==> flow/design.v (excerpt) <==
module frameMakerTop (samplePoint, reset, canRX, isError, isStuff, endOverload, BS_onoff, CRCtype, BRS_Stop, invalidBit, CRCcalc_on, CRCtime, ackValue, IDE, EDL, BRS, isRemote, size, frame, frameReady, isStart);
	input wire samplePoint, reset, canRX, isError, isStuff;
	output wire endOverload, BS_onoff, BRS_Stop, invalidBit, CRCcalc_on, CRCtime, ackValue, IDE, EDL, BRS, isRemote, frameReady, isStart;
	output wire [1:0] CRCtype;
	output wire [9:0] size;
	output wire [150:0] frame;
	wire isOverloadFromInterframe, RTR_SRR, RTR_r1;
	interFrameSpace ifs (samplePoint, reset, canRX, frameReady, endOverload, isOverloadFromInterframe, isStart);
	overload ov (samplePoint, reset, canRX, isOverloadFromInterframe, isError, endOverload);
	framecontroller fc (samplePoint, reset, canRX, isStart, isStuff, isError, BS_onoff, CRCtype, BRS_Stop, invalidBit, CRCcalc_on, CRCtime, ackValue, RTR_SRR, IDE, EDL, BRS, RTR_r1, frameReady);
	DatavsRemote dr (RTR_SRR, IDE, RTR_r1, isRemote);
	frameSize fsz (samplePoint, reset, isStuff, isStart, size);
	frameStorage fst (samplePoint, reset, canRX, isStuff, isStart, frame);
endmodule
clock: 3.87 ns
lec_check: 0
abc_area: 1
cap_margin: 20
cell_pad_in_sites_detail_placement: 1
core_aspect_ratio: 1.22
core_margin: 2
core_utilization: 21
cts_cluster_diameter: 57
cts_cluster_size: 86
gpl_timing_driven: 1
place_density: 0.88
setup_slack_margin: 0.81
slew_margin: 20
run.sh (not shown) runs the stock make flow with config.mk's settings and CLKGATE_MAP_FILE=.
The baseline produced a clean layout.
Rerun with:
Settings changed: CELL_PAD_IN_SITES_DETAIL_PLACEMENT 1 to default, CORE_ASPECT_RATIO 1.22 to default, CORE_UTILIZATION 21 to 64, CTS_CLUSTER_DIAMETER 57 to 358, CTS_CLUSTER_SIZE 86 to 93, GPL_TIMING_DRIVEN 1 to default, PLACE_DENSITY 0.88 to 0.41, SETUP_SLACK_MARGIN 0.81 to default.
Clock period 3.87 ns to 1.71 ns, I/O delays scaled along.
=>
- With this change the flow did not get past global routing (5_1_grt)
- area after synthesis does not change
- die area shrinks by 66%
- synthesized cell count is unchanged
Rerun with:
Settings changed: CORE_UTILIZATION 64 to 72, CTS_CLUSTER_DIAMETER 358 to default, CTS_CLUSTER_SIZE 93 to default, PLACE_DENSITY 0.41 to default.
Clock period 1.71 ns to 6.77 ns, I/O delays scaled along.
After rerunning:
- Now the flow completed without violations
- die area goes down by roughly a tenth
- area after synthesis is unchanged
- synthesized cell count is unchanged
Rerun with:
Settings changed: CTS_CLUSTER_DIAMETER from default to 345, PLACE_DENSITY from default to 0.39, SETUP_SLACK_MARGIN from default to 0.9, TNS_END_PERCENT from default to 5.
Clock period 6.77 ns to 3.31 ns, I/O delays scaled along.
=>
- The changed run completed without violations
- power came out higher by well over a third
- non-clock buffer count came out higher by 9
- synthesized cell count does not change
- cell area came out higher slightly
- setup slack got worse by 2400 ps
- routed wire length came out higher by roughly a tenth
- clock power came out higher by well over a third
- core utilization came out higher by 1.6 points
- via count came out higher by a few percent


## v43
frameMakerTop again, from the RTL that the note above started with.
clock: 2.1 ns
lec_check: 0
abc_area: 0
cap_margin: 10
cell_pad_in_sites_detail_placement: 0
core_aspect_ratio: 0.82
core_margin: 2
core_utilization: 71
cts_cluster_diameter: 48
cts_cluster_size: 58
gpl_routability_driven: 0
max_routing_layer: met4
place_density: 0.36
slew_margin: 20
tns_end_percent: 40
v43: complete, dirty (negative setup slack)
### v43 -> v19
# v43
export LEC_CHECK = 0
export ABC_AREA = 0
export CAP_MARGIN = 10
export CELL_PAD_IN_SITES_DETAIL_PLACEMENT = 0
export CORE_ASPECT_RATIO = 0.82
export CORE_MARGIN = 2
export CORE_UTILIZATION = 71
export CTS_CLUSTER_DIAMETER = 48
export CTS_CLUSTER_SIZE = 58
export GPL_ROUTABILITY_DRIVEN = 0
export MAX_ROUTING_LAYER = met4
export PLACE_DENSITY = 0.36
export SLEW_MARGIN = 20
export TNS_END_PERCENT = 40
create_clock -name core_clock -period 2.1 [get_ports {samplePoint}]
# v19
export LEC_CHECK = 0
export ABC_AREA = 1
export CAP_MARGIN = 10
export CELL_PAD_IN_SITES_DETAIL_PLACEMENT = 0
export CORE_ASPECT_RATIO = 0.98
export CORE_MARGIN = 2
export CORE_UTILIZATION = 66
export CTS_CLUSTER_DIAMETER = 29
export CTS_CLUSTER_SIZE = 58
export GPL_ROUTABILITY_DRIVEN = 0
export HOLD_SLACK_MARGIN = 0.29
export MAX_ROUTING_LAYER = met4
export PLACE_DENSITY = 0.61
export SLEW_MARGIN = 20
export TNS_END_PERCENT = 40
create_clock -name core_clock -period 2.02 [get_ports {samplePoint}]
Notes after the runs:
- Finished, but not clean: v19, with negative setup slack.
- In v19, the global routing usage summed across all routing layers came out 0.62 points above the value in v43.
- Max post-layout period usage of the worst path across v19 and v43: v43
- The critical path launch point comes out fc.cont[1] in one run and fc.cont[0] in the other, namely in v19 and v43 respectively.
- Taking v43 as the reference, in v19 initial antenna violation count saw little to no change; gate count after technology mapping saw an increase.
- Worst min-delay path category: flop to flop -> v19, input port to flop -> v43
[inputs] v59 vs v19
# v19
export LEC_CHECK = 0
export ABC_AREA = 1
export CAP_MARGIN = 10
export CELL_PAD_IN_SITES_DETAIL_PLACEMENT = 0
export CORE_ASPECT_RATIO = 0.98
export CORE_MARGIN = 2
export CORE_UTILIZATION = 66
export CTS_CLUSTER_DIAMETER = 29
export CTS_CLUSTER_SIZE = 58
export GPL_ROUTABILITY_DRIVEN = 0
export HOLD_SLACK_MARGIN = 0.29
export MAX_ROUTING_LAYER = met4
export PLACE_DENSITY = 0.61
export SLEW_MARGIN = 20
export TNS_END_PERCENT = 40
create_clock -name core_clock -period 2.02 [get_ports {samplePoint}]
# v59
export LEC_CHECK = 0
export ABC_AREA = 1
export CAP_MARGIN = 20
export CORE_MARGIN = 2
export CORE_UTILIZATION = 40
export SLEW_MARGIN = 20
create_clock -name core_clock -period 5.0 [get_ports {samplePoint}]
[summary]
v59: full flow OK, the timing, DRC and antenna checks passed
Synthesis-to-layout area growth (v59 over v19): decrease, 10 points
v59 ends up with a detailed placer's ending HPWL that is 2.3% higher than in v19.
When the final numbers for v59 and v19 were put side by side, the wire length of the first global-routing pass turned out to be smaller in v59.
Sort v59 and v19 by clock buffer count from CTS, ascending, and v59 comes first.
Between v59 and v19, non-clock buffer count is lower for v59, v19 comes in above that.
| worst ir drop on vdd | lower: v59 |
Number of cell rows: v59 vs v19 up 30%
The run showing the smaller sequential fraction of total cell area is v19.
In the metrics for v59 and v19, the one carrying the lower clock tree cell share of total cell area is v59.
[inputs] v55 vs v59
# v59
export LEC_CHECK = 0
export ABC_AREA = 1
export CAP_MARGIN = 20
export CORE_MARGIN = 2
export CORE_UTILIZATION = 40
export SLEW_MARGIN = 20
create_clock -name core_clock -period 5.0 [get_ports {samplePoint}]
# v55
export LEC_CHECK = 0
export ABC_AREA = 1
export CAP_MARGIN = 20
export CORE_MARGIN = 2
export CORE_UTILIZATION = 40
export HOLD_SLACK_MARGIN = 0.07
export MIN_ROUTING_LAYER = met2
export SLEW_MARGIN = 20
create_clock -name core_clock -period 5.0 [get_ports {samplePoint}]
### Flow results
Per the comparison of v55 with v59, time the worst path needs with I/O delays and setup lower, global-route usage higher, global-route wire length before repair higher, worst slew margin relative to its limit lower.
Capture point of the worst path: fc.cont[1] -> v59, fc.cont[6] -> v55
The routing layer with the top usage in global route comes out met2 in one run and met3 in the other, namely in v59 and v55 respectively.
v55 against v59: register-to-register setup slack now smaller, routed wire length moved up, post-placement worst setup slack higher, via count of the first global-routing pass picked up an extra 58%.
In terms of tally of non-filler cells in the final layout, v55 and v59 differ only marginally.
Re count of boundary I/O pins: no difference whatsoever between v55 and v59.
| detailed placement HPWL | higher: v59 |
Power and IR drop assume default switching activity.
